==> branch ember <==
## DE2_115_Project_Top
module DE2_115_Project_Top (
    input  wire        CLOCK_50,
    input  wire        RST,       
    input  wire [3:0]  KEY,       
    input  wire [17:0] SW,        
    output wire [7:0]  LCD_DATA,
    output wire        LCD_RS,
    output wire        LCD_RW,
    output wire        LCD_EN,
    output wire        LCD_ON,   
    output wire        LCD_BLON
);
make LEC_CHECK=0 CAP_MARGIN=20 CELL_PAD_IN_SITES_DETAIL_PLACEMENT=1 CORE_ASPECT_RATIO=0.95 CORE_MARGIN=9 CORE_UTILIZATION=19 CTS_CLUSTER_DIAMETER=147 MIN_ROUTING_LAYER=met1 SETUP_SLACK_MARGIN=4.05 SLEW_MARGIN=20 TNS_END_PERCENT=70 finish   # period 20.0 ns
run.sh (not shown) runs the stock make flow with config.mk's settings and CLKGATE_MAP_FILE=.
==> branch delta (differences from branch ember) <==
- ABC_AREA: not set -> 1
- CELL_PAD_IN_SITES_DETAIL_PLACEMENT: 1 -> not set
- CORE_ASPECT_RATIO: 0.95 -> not set
- CORE_MARGIN: 9 -> 2
- CORE_UTILIZATION: 19 -> 72
- CTS_CLUSTER_DIAMETER: 147 -> 250
- MIN_ROUTING_LAYER: met1 -> not set
- PLACE_DENSITY_LB_ADDON: not set -> 0.06
- SETUP_SLACK_MARGIN: 4.05 -> not set
- TNS_END_PERCENT: 70 -> not set
==> flow/constraint.sdc (replaced) <==
create_clock -name core_clock -period 6.82 [get_ports {CLOCK_50}]
set_input_delay 1.3640 -clock core_clock [delete_from_list [all_inputs] [get_ports {CLOCK_50}]]
set_output_delay 1.3640 -clock core_clock [all_outputs]
set_load 0.01 [all_outputs]
==> branch tundra (differences from branch ember) <==
- CORE_MARGIN: 9 -> 2
- CORE_UTILIZATION: 19 -> 40
- CTS_CLUSTER_DIAMETER: 147 -> not set
- MIN_ROUTING_LAYER: met1 -> met2
- SETUP_SLACK_MARGIN: 4.05 -> -0.69
==> branch umber (differences from branch ember) <==
- ABC_AREA: not set -> 1
- CAP_MARGIN: 20 -> 5
- CELL_PAD_IN_SITES_DETAIL_PLACEMENT: 1 -> not set
- CELL_PAD_IN_SITES_GLOBAL_PLACEMENT: not set -> 0
- CORE_ASPECT_RATIO: 0.95 -> 0.9
- CORE_MARGIN: 9 -> 2
- CORE_UTILIZATION: 19 -> 72
- CTS_CLUSTER_DIAMETER: 147 -> 169
- GPL_ROUTABILITY_DRIVEN: not set -> 1
- MIN_ROUTING_LAYER: met1 -> not set
- PLACE_DENSITY: not set -> 0.63
- SETUP_SLACK_MARGIN: 4.05 -> -0.42
- SLEW_MARGIN: 20 -> 40
- TNS_END_PERCENT: 70 -> not set
==> flow/constraint.sdc (replaced) <==
create_clock -name core_clock -period 5.99 [get_ports {CLOCK_50}]
set_input_delay 1.1980 -clock core_clock [delete_from_list [all_inputs] [get_ports {CLOCK_50}]]
set_output_delay 1.1980 -clock core_clock [all_outputs]
set_load 0.01 [all_outputs]
==> qor summary <==
| quantity | branch delta | branch ember | branch tundra | branch umber |
|---|---|---|---|---|
| Status | finished with violations | complete, no violations | complete, no violations | finished with violations |
| Violated checks | setup timing | - | - | setup timing |
| Cell with the biggest individual delay on the critical path | sky130_fd_sc_hd__edfxtp_1 | sky130_fd_sc_hd__nor3_1 | sky130_fd_sc_hd__nor3_1 | sky130_fd_sc_hd__edfxtp_1 |
| Number of fill cells | 3167 | 21810 | 9998 | 2809 |
| Cell count after synthesis | 4572 | 3513 | 3513 | 4572 |
| Clock-pin slew on the worst setup and hold paths | 0.06 ns | 0.07 ns | 0.06 ns | 0.07 ns |
| Worst EP arrival | 7.47 ns | 10.90 ns | 10.99 ns | 7.64 ns |
| Worst setup skew after layout | 0.07028 ns | 0.05538 ns | 0.02527 ns | 0.05303 ns |
| Leakage component of the power | 18.31 nW | 15.67 nW | 15.68 nW | 19.44 nW |
| Portion of the layout cell area used by clock cells | 0.04393 | 0.04250 | 0.04442 | 0.04018 |
| Non-filler instance count after layout | 5371 | 6040 | 4717 | 5626 |
| Tap cell count | 672 | 2528 | 1210 | 671 |
| Number of signal-net buffers in the layout | 217 | 105 | 98 | 467 |
| Total vias in the final route | 33390 | 28180 | 38250 | 35030 |
| Length of routed met3 wiring | 12550 um | 6639 um | 44400 um | 14590 um |
| Crit-path max FO | 9 | 13 | 13 | 5 |
| Combinational gate power | 596 uW | 158 uW | 173 uW | 720 uW |
| Power per cell area | 175.9 mW/mm2 | 57.20 mW/mm2 | 60.38 mW/mm2 | 189.4 mW/mm2 |
| Unrepaired setup endpoints after global routing | yes | no | no | yes |
| Highest Signal Layer | met5 | met4 | met5 | met5 |
| Number of logic stages on the critical path including buffering | 60 | 33 | 33 | 66 |
| Detailed Routing Iterations Pass 1 | 6 | 6 | 11 | 7 |
| Summed negative setup slack over all endpoints | -2.438 ns | 0 ns | 0 ns | -13.87 ns |
| Combinational fraction of the cell area | 0.4616 | 0.4888 | 0.5105 | 0.4425 |
| Num rows | 82 | 156 | 108 | 77 |
| Multi-Input Combinational | 3136 | 2594 | 2594 | 3136 |
| Post-layout net count | 4880 | 3687 | 3678 | 5128 |
| Share of cell area taken by muxes after synthesis | 0 | 0.1059 | 0.1059 | 0 |
Power figures rest on the tool's default switching activity, not on a simulated workload.
